==> v17 <==
Design WaveGenerator, start of the top module:
module WaveGenerator #(N = 32, M = 16)(
  input clk,
  input rst,
  input chirp_reverse,             
  input [7:0] chirp_delay,         
  input [N-1:0] chirp_min_ctrl,    
  input [N-1:0] chirp_max_ctrl,    
  input [N-1:0] chirp_inc_rate,    
  input [N-1:0] chirp_div_rate,    
  output reg [M-1:0] waveform     
);
Settings: LEC_CHECK=0, ABC_AREA=1, CAP_MARGIN=20, CELL_PAD_IN_SITES_GLOBAL_PLACEMENT=2, CORE_ASPECT_RATIO=0.5, CORE_MARGIN=2, CORE_UTILIZATION=41, CTS_CLUSTER_DIAMETER=378, CTS_CLUSTER_SIZE=98, PLACE_DENSITY_LB_ADDON=0.3, SETUP_SLACK_MARGIN=-0.57, SLEW_MARGIN=5; clock period 6.0 ns.
run.sh (not shown) runs the stock make flow with config.mk's settings and CLKGATE_MAP_FILE=.
==> inputs of v38, as changes to v17 <==
- ABC_AREA: 1 -> default
- CELL_PAD_IN_SITES_GLOBAL_PLACEMENT: 2 -> default
- CORE_ASPECT_RATIO: 0.5 -> default
- CORE_UTILIZATION: 41 -> 70
- CTS_CLUSTER_DIAMETER: 378 -> default
- CTS_CLUSTER_SIZE: 98 -> 41
- PLACE_DENSITY: default -> 0.67
- PLACE_DENSITY_LB_ADDON: 0.3 -> default
- SETUP_SLACK_MARGIN: -0.57 -> -0.37
- SLEW_MARGIN: 5 -> 20
==> flow/constraint.sdc (replaced) <==
create_clock -name core_clock -period 5.37 [get_ports {clk}]
set_input_delay 1.0740 -clock core_clock [delete_from_list [all_inputs] [get_ports {clk}]]
set_output_delay 1.0740 -clock core_clock [all_outputs]
set_load 0.01 [all_outputs]
==> inputs of v8, as changes to v17 <==
- ABC_AREA: 1 -> default
- CELL_PAD_IN_SITES_GLOBAL_PLACEMENT: 2 -> default
- CORE_ASPECT_RATIO: 0.5 -> default
- CORE_UTILIZATION: 41 -> 66
- CTS_CLUSTER_DIAMETER: 378 -> default
- CTS_CLUSTER_SIZE: 98 -> 39
- HOLD_SLACK_MARGIN: default -> -0.09
- PLACE_DENSITY_LB_ADDON: 0.3 -> default
- SETUP_SLACK_MARGIN: -0.57 -> default
- SLEW_MARGIN: 5 -> 20
==> flow/constraint.sdc (replaced) <==
create_clock -name core_clock -period 4.26 [get_ports {clk}]
set_input_delay 0.8520 -clock core_clock [delete_from_list [all_inputs] [get_ports {clk}]]
set_output_delay 0.8520 -clock core_clock [all_outputs]
set_load 0.01 [all_outputs]
==> qor summary <==
| item | v38 | v17 | v8 |
|---|---|---|---|
| Result of the run | finished clean | finished clean | complete, but fails checks |
| Layout check failures | - | - | negative setup slack |
| Utilization after layout | 84.8% | 49.4% | 86.8% |
| Core box area | 0.0188 mm2 | 0.0333 mm2 | 0.0201 mm2 |
| Setup_tns | 0 ns | 0 ns | -0.333 ns |
| Net switching power of the design | 2.12 mW | 2.83 mW | 3.05 mW |
| Number of instances in the placed design | 2,045 | 2,777 | 2,212 |
| Global routing usage on met1 | 42.7% | 35.2% | 45.2% |
| Worst endpoint data arrival time | 5.39 ns | 5.16 ns | 4.64 ns |
| Fin crit share | 94.1% | 80.4% | 102% |
| Overall power consumption | 5.27 mW | 5.85 mW | 7.35 mW |
| Routed metal-1 wire length | 15,300 um | 21,900 um | 17,000 um |
| Chip Height | 143 um | 134 um | 147 um |
| Clk_buf instances | 19 | 17 | 18 |
| Largest net degree at the start of global routing | 42 | 133 | 39 |
| Area occupied by multi-input gates | 0.00966 mm2 | 0.00957 mm2 | 0.0100 mm2 |
| GR met3 Demand/Resource | 6.34% | 3.15% | 6.24% |
| Pint | 3.16 mW | 3.02 mW | 4.30 mW |
| Combinational share of cell area | 60.7% | 58.2% | 57.4% |
| Combinational logic power | 2.56 mW | 3.22 mW | 3.92 mW |
| Total wire length after detailed routing | 37,900 um | 43,300 um | 47,500 um |
| Chip area | 0.0203 mm2 | 0.0356 mm2 | 0.0215 mm2 |
| CP peak stage delay | 0.56 ns | 0.43 ns | 0.68 ns |
| Amount of wire on met3 after detailed routing | 2700 um | 2000 um | 4670 um |
| Sequential share of cell area | 19.4% | 18.7% | 17.7% |
| Area of all placed cells without fillers | 0.0159 mm2 | 0.0165 mm2 | 0.0174 mm2 |
| FF-to-FF path depth | 16 | 22 | 16 |
| Layout multi-input combinational cell count | 1,361 | 1,750 | 1,361 |


==> v25 <==
Starting RTL as in the previous note.
clock: 3.54 ns
lec_check: 0
abc_area: 1
cap_margin: 20
core_aspect_ratio: 0.5
core_margin: 2
core_utilization: 72
cts_cluster_diameter: 400
cts_cluster_size: 94
hold_slack_margin: 0.3
place_density: 0.38
setup_slack_margin: 1.04
slew_margin: 20
tns_end_percent: 15
==> v28: changes against v25 <==
Settings changed: ABC_AREA 1 to default, CORE_ASPECT_RATIO 0.5 to 1.77, CORE_UTILIZATION 72 to 52, CTS_CLUSTER_DIAMETER 400 to 371, CTS_CLUSTER_SIZE 94 to 98, HOLD_SLACK_MARGIN 0.3 to default, PLACE_DENSITY 0.38 to 0.42, SETUP_SLACK_MARGIN 1.04 to -0.6, TNS_END_PERCENT 15 to default.
==> flow/constraint.sdc (replaced) <==
create_clock -name core_clock -period 6.0 [get_ports {clk}]
set_input_delay 1.2000 -clock core_clock [delete_from_list [all_inputs] [get_ports {clk}]]
set_output_delay 1.2000 -clock core_clock [all_outputs]
set_load 0.01 [all_outputs]
==> comparison table <==
Run status: v28 finished clean; v25 aborted with a tool error
Last stage reached: v28 -; v25 clock tree synthesis (4_1_cts)
Syn Area/Cell: v28 7.98 um^2; v25 6.25 um^2
Die width: v28 125 um; v25 201 um
Synth Instances: v28 1686; v25 2233
Total cell area at the placement stage: v28 15400 um^2; v25 16800 um^2
Arithmetic-cell share of the synthesized area counting full adders, half adders and majority gates: v28 0.147; v25 0.142
Area share of xor/xnor cells in the synthesized design: v28 0.0779; v25 0.0527
Number of cell rows: v28 78; v25 35
DPL Wire Length: v28 28900 um; v25 36000 um
Share of synthesized area occupied by flip-flops and latches: v28 0.229; v25 0.221
Area fraction in compound gates after synthesis: v28 0.244; v25 0.160
Area of the die: v28 27200 um^2; v25 20600 um^2
Ys cells: v28 1686; v25 2233
Area share of the largest cell type after synthesis: v28 0.229; v25 0.221
Number of nets produced by synthesis: v28 1982; v25 2529
Number of cells in the design after placement: v28 2126; v25 2741
Mux share: v28 0.0540; v25 0
Simple Share, Synth: v28 0.193; v25 0.330
Most common cell in the netlist: v28 sky130_fd_sc_hd__nor2_1; v25 sky130_fd_sc_hd__nand2_1
Gp weighted congestion: v28 0.892; v25 1.09
Placeable core region: v28 25600 um^2; v25 18700 um^2
Pre-CTS setup slack: v28 0.211 ns; v25 -0.919 ns
Die Ht: v28 218 um; v25 102 um
Chip area estimate from yosys synthesis: v28 13500 um^2; v25 14000 um^2
Power is estimated from default activity; no workload was simulated.
